Setup of job 8951:
==> flow/design.v (excerpt) <==
module FFT(
    input                   clk,
    input                   rst_n,
    input                   valid_i,
    input signed [10:0]      x_r,
    output                  finish,
    output signed [16:0]    answer
);
export LEC_CHECK = 0
export CAP_MARGIN = 20
export CORE_MARGIN = 2
export CORE_UTILIZATION = 29
export SLEW_MARGIN = 20
create_clock -name core_clock -period 13.8 [get_ports {clk}]
run.sh (not shown) runs the stock make flow with config.mk's settings and CLKGATE_MAP_FILE=.
Input changes introduced in job 1051 (baseline for comparison: job 8951):
- changing CORE_MARGIN from 2 to 4
- setting CTS_CLUSTER_DIAMETER to 97 for the first time
- setting TNS_END_PERCENT to 40 for the first time
- changing CORE_UTILIZATION from 29 to 40
- changing SLEW_MARGIN from 20 to 5
- setting MAX_ROUTING_LAYER to met4 for the first time
- changing the clock period (ns, I/O delays scaled along) from 13.8 to 12.8
[summary]
Going from job 8951 to job 1051, global-route wire length before repair up 4.9 mm, sequential fraction of total cell area up 0.53 points, total power up about 8%, placeable core area down 0.13 mm².
Edits applied to the flow inputs when going from job 1051 to job 4250:
- changing CORE_MARGIN from 4 to 2
- setting CORE_ASPECT_RATIO to 0.71 for the first time
- changing CORE_UTILIZATION from 40 to 70
- changing SLEW_MARGIN from 5 to 20
- removing TNS_END_PERCENT (formerly 40)
- removing MAX_ROUTING_LAYER (formerly met4)
- removing CTS_CLUSTER_DIAMETER (formerly 97)
- setting CTS_CLUSTER_SIZE to 35 for the first time
- changing the clock period (ns, I/O delays scaled along) from 12.8 to 5.9
### Flow results
The flow completed for job 4250, but it is not clean: the layout still shows negative setup slack.
| clock tree cell share of total cell area | lower: job 4250 |
Final cell area: job 4250 above job 1051
In job 4250 relative to job 1051, static leakage power had gone up by a little under 10%.
Run comparison: job 4250 routing layer with the top usage in global route met1; job 1051 routing layer with the top usage in global route met2
The routed wire length of job 4250 exceeds that of job 1051 by 99 mm.
Setup changes, job 4250 to job 2273
- removing CTS_CLUSTER_SIZE (formerly 35)
- changing CORE_UTILIZATION from 70 to 40
- setting SETUP_SLACK_MARGIN to 0.99 for the first time
- removing CORE_ASPECT_RATIO (formerly 0.71)
- changing the clock period (ns, I/O delays scaled along) from 5.9 to 8.83
==> results <==
Job 2273 went all the way through synthesis, placement and routing and the layout is clean on timing, DRC and antenna. Summary — clock-buffer cell count, job 2273 relative to job 4250: higher, by 11%. For number of inverters outside the clock class in the layout, job 2273 and job 4250 come out practically identical. Summary of job 2273 over job 4250: detail-routed via count per cell now smaller; met1 layer wirelength in the final routing now smaller; sum of routed wire length over all layers now smaller; total global routing track utilization now smaller; net switching power figure now smaller. Of job 4250 and job 2273, the lower relative contribution of the clock network to total power belongs to job 4250. Of job 4250 and job 2273, job 4250 shows the higher global routing usage on met3, with job 2273 below it. Of the two values seen for most heavily used metal layer in global routing, met1 was produced by job 4250 and met2 by job 2273.
#### Input delta (job 3719 over job 2273)
- removing SETUP_SLACK_MARGIN (formerly 0.99)
- changing the clock period (ns, I/O delays scaled along) from 8.83 to 4.88
Results
In job 3719 the implementation ran to completion but is not tape-out ready, as the final checks report negative setup slack. Between job 3719 and job 2273, the post-CTS setup buffer count is lower for job 2273. Compared job 3719 vs job 2273, and number of non-clock buffers in the layout is up in job 3719. Summary of job 3719 over job 2273: sequential share of layout area dropped 3.7 points; largest net degree at the start of global routing climbed 4.0%. Job 3719 vs job 2273 — sequential power climbed by more than half. Compare job 3719 and job 2273 | worst setup margin higher: job 2273. Comparing job 2273 against job 3719, there is no change at all in clock net sink count. | total power | job 3719 vs job 2273 | worse |. [compare] base=job 2273 new=job 3719: placed instance area higher, final instance area has increased, routed wire length went up about 6%.
Here is what was changed in the inputs of job 673 compared with job 3719.
- setting ABC_AREA to 1 for the first time
- setting CTS_CLUSTER_SIZE to 91 for the first time
- changing CORE_UTILIZATION from 40 to 72
- setting PLACE_DENSITY to 0.37 for the first time
- setting CTS_CLUSTER_DIAMETER to 387 for the first time
- changing the clock period (ns, I/O delays scaled along) from 4.88 to 5.09
### Flow results
Stage in which a tool error killed job 673: global routing.
Diff job 3719 -> job 673: multiplexer fraction of the synthesized cell area lost 0.23 points, number of setup buffers added after CTS lost 44, part of the Yosys area used for sequential elements lost 1.4 points.
Summary of job 673 over job 3719: total cell area reported by yosys after synthesis shows an increase of about 3.4%, xor and xnor area share after synthesis shows a reduction of 2.1 points.
The placed instance area number comes out higher for job 673 vs job 3719.
On synthesized area, job 673 does worse than job 3719.
[job 673 vs job 3719] starting density of the core: higher in job 673
Post-detailed-placement half-perimeter wirelength for job 673: 20% up relative to job 3719
[job 673] number of buffers added to fix hold violations after cts fell 1 relative to job 3719

---

Setup of rev 12:
FFT again, from the RTL that the note above started with.
export LEC_CHECK = 0
export ABC_AREA = 0
export CAP_MARGIN = 20
export CORE_MARGIN = 2
export CORE_UTILIZATION = 72
export CTS_CLUSTER_SIZE = 14
export GPL_ROUTABILITY_DRIVEN = 1
export MIN_ROUTING_LAYER = met1
export PLACE_DENSITY_LB_ADDON = 0.03
export SETUP_SLACK_MARGIN = 0.11
export SLEW_MARGIN = 40
create_clock -name core_clock -period 6.39 [get_ports {clk}]
Rev 12 never completed, since it errored out during global routing (5_1_grt).
--- input diff rev 12..rev 13 ---
Settings: removing PLACE_DENSITY_LB_ADDON (formerly 0.03); changing CORE_UTILIZATION from 72 to 70; removing GPL_ROUTABILITY_DRIVEN (formerly 1); removing SETUP_SLACK_MARGIN (formerly 0.11); removing ABC_AREA (formerly 0); removing MIN_ROUTING_LAYER (formerly met1); changing SLEW_MARGIN from 40 to 20; changing the clock period (ns, I/O delays scaled along) from 6.39 to 7.35.
--- outcome ---
- [rev 13] flow finished | final checks: failed | reasons: negative setup slack
- Core outline area | rev 13 above rev 12
- Across both runs, detailed placement HPWL was lower for rev 13 than for rev 12.
- Count of cells resized by post-cts repair shrinks by more than half when moving from rev 12 to rev 13.
- Rev 12 has lower vertical die size than rev 13.
- Comparing rev 12 against rev 13, there is no change at all in multiplexer fraction of the synthesized cell area.
- Compared with rev 12, die span in x in rev 13 increased slightly.
- On count of clock tree sinks, rev 13 tracks rev 12 almost exactly.
- Between rev 12 and rev 13, the yosys-reported design area after synthesis figures differ only marginally.

---

Setup of build 31:
Starting RTL as in the previous note.
clock: 10.0 ns
lec_check: 0
cap_margin: 25
core_margin: 2
core_utilization: 40
slew_margin: 15
Modified inputs, build 18 compared to build 31
# build 31
export LEC_CHECK = 0
export CAP_MARGIN = 25
export CORE_MARGIN = 2
export CORE_UTILIZATION = 40
export SLEW_MARGIN = 15
create_clock -name core_clock -period 10.0 [get_ports {clk}]
# build 18
export LEC_CHECK = 0
export CAP_MARGIN = 20
export CELL_PAD_IN_SITES_GLOBAL_PLACEMENT = 1
export CORE_MARGIN = 2
export CORE_UTILIZATION = 22
export GPL_ROUTABILITY_DRIVEN = 1
export MIN_ROUTING_LAYER = met2
export PLACE_DENSITY = 0.36
export SLEW_MARGIN = 35
create_clock -name core_clock -period 15.0 [get_ports {clk}]
[summary]
The final layout from build 18, which completed every stage, passed the timing, DRC and antenna checks at the end of the flow. Against build 31, build 18 comes in 6.0 points lower on met2 usage in global routing. In build 18 relative to build 31, routed via count divided by cell count had gone up by more than 10%. Power per unit of standard cell area in build 18 is about 32% below build 31. Re fraction of area in multi-input gates: build 18 and build 31 aren't equal, and the higher value belongs to build 31. Worst setup margin on build 18 is ahead of build 31. Between build 18 and build 31, the placed instance count is lower for build 31. Looking at build 18 and build 31, the combinational share of power is a wash. Build 18 vs build 31 — number of buffers inserted during clock tree synthesis rose 32.
Changes in build 38 relative to build 18:
# build 18
export LEC_CHECK = 0
export CAP_MARGIN = 20
export CELL_PAD_IN_SITES_GLOBAL_PLACEMENT = 1
export CORE_MARGIN = 2
export CORE_UTILIZATION = 22
export GPL_ROUTABILITY_DRIVEN = 1
export MIN_ROUTING_LAYER = met2
export PLACE_DENSITY = 0.36
export SLEW_MARGIN = 35
create_clock -name core_clock -period 15.0 [get_ports {clk}]
# build 38
export LEC_CHECK = 0
export ABC_AREA = 0
export CAP_MARGIN = 20
export CORE_MARGIN = 2
export CORE_UTILIZATION = 70
export CTS_CLUSTER_SIZE = 30
export GPL_ROUTABILITY_DRIVEN = 0
export MIN_ROUTING_LAYER = met1
export PLACE_DENSITY_LB_ADDON = 0.03
export SETUP_SLACK_MARGIN = 0.11
export SLEW_MARGIN = 40
create_clock -name core_clock -period 6.75 [get_ports {clk}]
==> comparison <==
Build 38 ends up with higher effective utilization at floorplan than build 18 does. Build 38 finished every stage; the final checks, however, were not passed, the failures being setup timing. In build 38 the worst hold slack turned out 3.7 ps lower than in build 18. On non-clock buffer count, the higher figure sits with build 38, not build 18.
Inputs modified between build 38 and build 97:
# build 38
export LEC_CHECK = 0
export ABC_AREA = 0
export CAP_MARGIN = 20
export CORE_MARGIN = 2
export CORE_UTILIZATION = 70
export CTS_CLUSTER_SIZE = 30
export GPL_ROUTABILITY_DRIVEN = 0
export MIN_ROUTING_LAYER = met1
export PLACE_DENSITY_LB_ADDON = 0.03
export SETUP_SLACK_MARGIN = 0.11
export SLEW_MARGIN = 40
create_clock -name core_clock -period 6.75 [get_ports {clk}]
# build 97
export LEC_CHECK = 0
export CAP_MARGIN = 20
export CORE_MARGIN = 2
export CORE_UTILIZATION = 40
export CTS_CLUSTER_DIAMETER = 97
export MAX_ROUTING_LAYER = met4
export SLEW_MARGIN = 5
create_clock -name core_clock -period 10.0 [get_ports {clk}]
## What came out
- Transition time at the pin with the least slew margin (higher): build 97
- Per the comparison of build 97 with build 38, routed wire length dropped 7.4%, largest driver fanout on the critical path now larger, share of the core filled with cells now smaller.
- Summary of build 38 and build 97: one run falls short of a clean finish, namely build 38.
- No crash in build 38: every stage finished, but the layout fails its final checks due to setup timing.
Setup changes, build 97 to build 62
# build 97
export LEC_CHECK = 0
export CAP_MARGIN = 20
export CORE_MARGIN = 2
export CORE_UTILIZATION = 40
export CTS_CLUSTER_DIAMETER = 97
export MAX_ROUTING_LAYER = met4
export SLEW_MARGIN = 5
create_clock -name core_clock -period 10.0 [get_ports {clk}]
# build 62
export LEC_CHECK = 0
export ABC_AREA = 1
export CAP_MARGIN = 25
export CORE_ASPECT_RATIO = 0.62
export CORE_MARGIN = 5
export CORE_UTILIZATION = 70
export CTS_CLUSTER_DIAMETER = 59
export CTS_CLUSTER_SIZE = 39
export GPL_ROUTABILITY_DRIVEN = 0
export GPL_TIMING_DRIVEN = 1
export MAX_ROUTING_LAYER = met5
export MIN_ROUTING_LAYER = met2
export SETUP_SLACK_MARGIN = -0.21
export SLEW_MARGIN = 30
create_clock -name core_clock -period 10.0 [get_ports {clk}]
Findings:
- Post-synthesis share of cell area spent on full adders, half adders and majority gates in build 62 is 0.74 points below build 97.
- Build 97 → build 62: placed standard-cell area moved up; area of the die moved down; total core area moved down.
- Build 62 ended up with a lower chip height than build 97 did.
- Post-synthesis net count, build 62 and build 97: higher on build 62
- Build 97: full flow OK, the timing, DRC and antenna checks passed
- Build 62 never completed, since it errored out during global routing.
- Area fraction in compound gates after synthesis for build 62: 2.0 points down relative to build 97
- Floorplan-stage core utilization (build 62 over build 97): increase, 30 points
- Summary of build 62 over build 97: number of buffers between clock root and the deepest sink decreased 1, register area share after synthesis went down.
> inputs changed (build 62 -> build 29)
# build 62
export LEC_CHECK = 0
export ABC_AREA = 1
export CAP_MARGIN = 25
export CORE_ASPECT_RATIO = 0.62
export CORE_MARGIN = 5
export CORE_UTILIZATION = 70
export CTS_CLUSTER_DIAMETER = 59
export CTS_CLUSTER_SIZE = 39
export GPL_ROUTABILITY_DRIVEN = 0
export GPL_TIMING_DRIVEN = 1
export MAX_ROUTING_LAYER = met5
export MIN_ROUTING_LAYER = met2
export SETUP_SLACK_MARGIN = -0.21
export SLEW_MARGIN = 30
create_clock -name core_clock -period 10.0 [get_ports {clk}]
# build 29
export LEC_CHECK = 0
export CAP_MARGIN = 40
export CORE_MARGIN = 2
export CORE_UTILIZATION = 70
export CTS_CLUSTER_DIAMETER = 289
export CTS_CLUSTER_SIZE = 19
export SLEW_MARGIN = 20
create_clock -name core_clock -period 6.41 [get_ports {clk}]
## What came out
Build 62 did not make it past global routing, where a tool error ended it. Layout checks on build 29: not met. Flow itself completed; violations: setup timing. Taking build 62 as the reference, in build 29 number of buffers added by the clock tree synthesis step higher; height of the die higher; post-cts sizing count higher; H-tree depth reported by CTS higher; chip area from the yosys synthesis statistics lower. Between build 29 and build 62, the chip width is lower for build 29. Build 29 vs build 62 — total instance count after detailed placement dropped by a little under 10%. Of build 29 and build 62, it is build 29 that has the lower core area.
Power and IR drop assume default switching activity.
